## xenon
// atan
module atan
(
    input                       clk         ,
    input                       rst_n       ,
    input                       trig        ,
    output                      vld         ,
    input       signed  [16:0]  para_in     ,
    output  reg signed  [11:0]  atany            
);
export LEC_CHECK = 0
export ABC_AREA = 1
export CAP_MARGIN = 20
export CORE_MARGIN = 2
export CORE_UTILIZATION = 72
export CTS_CLUSTER_DIAMETER = 41
export CTS_CLUSTER_SIZE = 13
export HOLD_SLACK_MARGIN = 0.24
export PLACE_DENSITY_LB_ADDON = 0.21
export SLEW_MARGIN = 20
create_clock -name core_clock -period 4.03 [get_ports {clk}]
run.sh (not shown) runs the stock make flow with config.mk's settings and CLKGATE_MAP_FILE=.
global routing: xenon exited with error
Edits applied to the flow inputs when going from xenon to raven:
- CTS_CLUSTER_SIZE no longer set, was 13
- PLACE_DENSITY_LB_ADDON no longer set, was 0.21
- HOLD_SLACK_MARGIN no longer set, was 0.24
- CTS_CLUSTER_DIAMETER no longer set, was 41
- TNS_END_PERCENT now 15, previously not set
- CORE_UTILIZATION now 68, was 72
- the clock period (ns, I/O delays scaled along) now 4.83, was 4.03
## What came out
Per the final summary, raven finished and its layout is clean on timing, DRC and antenna.
Weighted congestion at the end of routability-driven global placement in raven is 11% lower than in xenon
Lower standard-cell row count was reported by xenon, not raven.
Relative to xenon, number of gates resized after CTS decreased by 41 in raven.
The total instance count after detailed placement of raven is lower than that of xenon.
Overall die width (lower): xenon
The inputs of ember differ from those of raven as listed below.
- CTS_CLUSTER_DIAMETER newly set to 371
- TNS_END_PERCENT removed (was 15)
- CORE_UTILIZATION changed from 68 to 70
- the clock period (ns, I/O delays scaled along) changed from 4.83 to 2.82
--- outcome ---
- What ended ember was a tool error in clock tree synthesis; the run never finished.
- Number of buffers inserted by port buffering delta (raven -> ember): insignificant
- Number of cells in Yosys stat: raven vs ember identical
- Summary: with raven as the reference, final weighted congestion in routability-driven placement in ember moved up by a few percent.
- Cell area after synthesis: raven vs ember — no meaningful difference
- Re chip area from the yosys synthesis statistics: no difference whatsoever between raven and ember.
- Per the comparison of ember with raven, number of synthesized flops with an enable pin level; y dimension of the die has decreased; half-perimeter wire length after detailed placement grew by 13 mm; die area shows a reduction of about 2.8%.
- Between raven and ember, the flow reports standard cell area after detailed placement increasing by more than a quarter.
- For the starting density of the core, ember came in 2.6 points higher than raven did.


Setup of v41:
Starting RTL as in the previous note.
make LEC_CHECK=0 ABC_AREA=1 CAP_MARGIN=40 CORE_ASPECT_RATIO=1.66 CORE_MARGIN=3 CORE_UTILIZATION=70 CTS_CLUSTER_DIAMETER=261 CTS_CLUSTER_SIZE=73 GPL_TIMING_DRIVEN=0 HOLD_SLACK_MARGIN=0.24 PLACE_DENSITY=0.73 SETUP_SLACK_MARGIN=1.08 SLEW_MARGIN=20 finish   # period 9.13 ns
Tool error GRT-0116 stopped v41 during global routing (5_1_grt); no final results.
#### Input delta (v21 over v41)
==> flow/config.mk <==
export PLATFORM = sky130hd
export DESIGN_NAME = atan
export DESIGN_NICKNAME = atan
export VERILOG_FILES = /design/flow/design.v
export SDC_FILE = /design/flow/constraint.sdc
export NUM_CORES = 4
export LEC_CHECK = 0
export CAP_MARGIN = 20
export CORE_MARGIN = 2
export CORE_UTILIZATION = 58
export SETUP_SLACK_MARGIN = 1.19
export SLEW_MARGIN = 20
==> flow/constraint.sdc <==
create_clock -name core_clock -period 4.08 [get_ports {clk}]
set_input_delay 0.8160 -clock core_clock [delete_from_list [all_inputs] [get_ports {clk}]]
set_output_delay 0.8160 -clock core_clock [all_outputs]
set_load 0.01 [all_outputs]
Findings:
The runs compared here, v41 and v21, all ended either early or with open violations.
v41: it failed with a tool error in global routing (5_1_grt), so there are no final results.
[diff] core area, v21 relative to v41: regression
Higher aoi/oai-family share of the synthesized area was reported by v21, not v41.
Diff v41 -> v21 | chip area in the Yosys report | decrease of 4.0%
Compared to v41, v21 has share of synthesized cell area in and, or, nand and nor gates 15 points lower.
Area fraction in mux cells: v21 > v41
v41 has higher area after synthesis than v21.
Per the comparison of v21 with v41, die height -17%; port buffer count +5; detailed placement HPWL -4.6%.
Compared to v41, v21 was floorplanned on a bigger die.
Row minimum setup slack after placement: v21 lower / v41 higher
Edits applied to the flow inputs when going from v21 to v35:
-- flow/config.mk --
<<< v21, line 8
export CAP_MARGIN = 20
export CORE_MARGIN = 2
export CORE_UTILIZATION = 58
export SETUP_SLACK_MARGIN = 1.19
export SLEW_MARGIN = 20
>>> v35, line 8
export CAP_MARGIN = 20
export CORE_MARGIN = 2
export CORE_UTILIZATION = 57
export SLEW_MARGIN = 20
==> flow/constraint.sdc <==
create_clock -name core_clock -period 5.7 [get_ports {clk}]
set_input_delay 1.1400 -clock core_clock [delete_from_list [all_inputs] [get_ports {clk}]]
set_output_delay 1.1400 -clock core_clock [all_outputs]
set_load 0.01 [all_outputs]
[summary]
The remaining runs in v21 and v35 completed every stage, whereas v21 halted early.
v21 terminated abnormally: global routing (5_1_grt) reported GRT-0232.
Against v21, v35 reports a post-CTS repair timing setup buffer count that is lower.
As of v35, last weighted congestion value of the routability-driven placer had fallen by a few percent compared to v21.
Summary of v35 over v21: die area moved up, chip area line of the yosys report comparable.
diff inputs: v35 => v48
-- flow/config.mk --
<<< v35, line 6
export NUM_CORES = 4
export LEC_CHECK = 0
export CAP_MARGIN = 20
export CORE_MARGIN = 2
export CORE_UTILIZATION = 57
export SLEW_MARGIN = 20
>>> v48, line 6
export NUM_CORES = 4
export LEC_CHECK = 0
export ABC_AREA = 1
export CAP_MARGIN = 20
export CORE_MARGIN = 2
export CORE_UTILIZATION = 70
export CTS_CLUSTER_DIAMETER = 57
export CTS_CLUSTER_SIZE = 49
export PLACE_DENSITY = 0.35
export SETUP_SLACK_MARGIN = 0.88
export SLEW_MARGIN = 20
==> flow/constraint.sdc <==
create_clock -name core_clock -period 3.1 [get_ports {clk}]
set_input_delay 0.6200 -clock core_clock [delete_from_list [all_inputs] [get_ports {clk}]]
set_output_delay 0.6200 -clock core_clock [all_outputs]
set_load 0.01 [all_outputs]
==> results <==
Tool error DPL-0033 stopped v48 during detailed placement (3_5_place_dp); no final results.
Of v48 and v35, v48 shows the higher cell total in the yosys stat output, with v35 below it.
Adder-cell area share of the yosys netlist: v48 < v35
Relative to v35, the net count after synthesis measured on v48 has increased by more than a quarter.
Lower yosys synthesis chip area among v48 and v35: v35
Taking v35 as the reference, in v48 synthesized cell count up 31%; die size fell 15%; mux share of post-synthesis cell area now sits lower; placer's final routability congestion estimate now larger; count of port buffers added during placement neither gained nor lost much.
Distinct cell type count of the synthesized netlist for v48: 42% down relative to v35
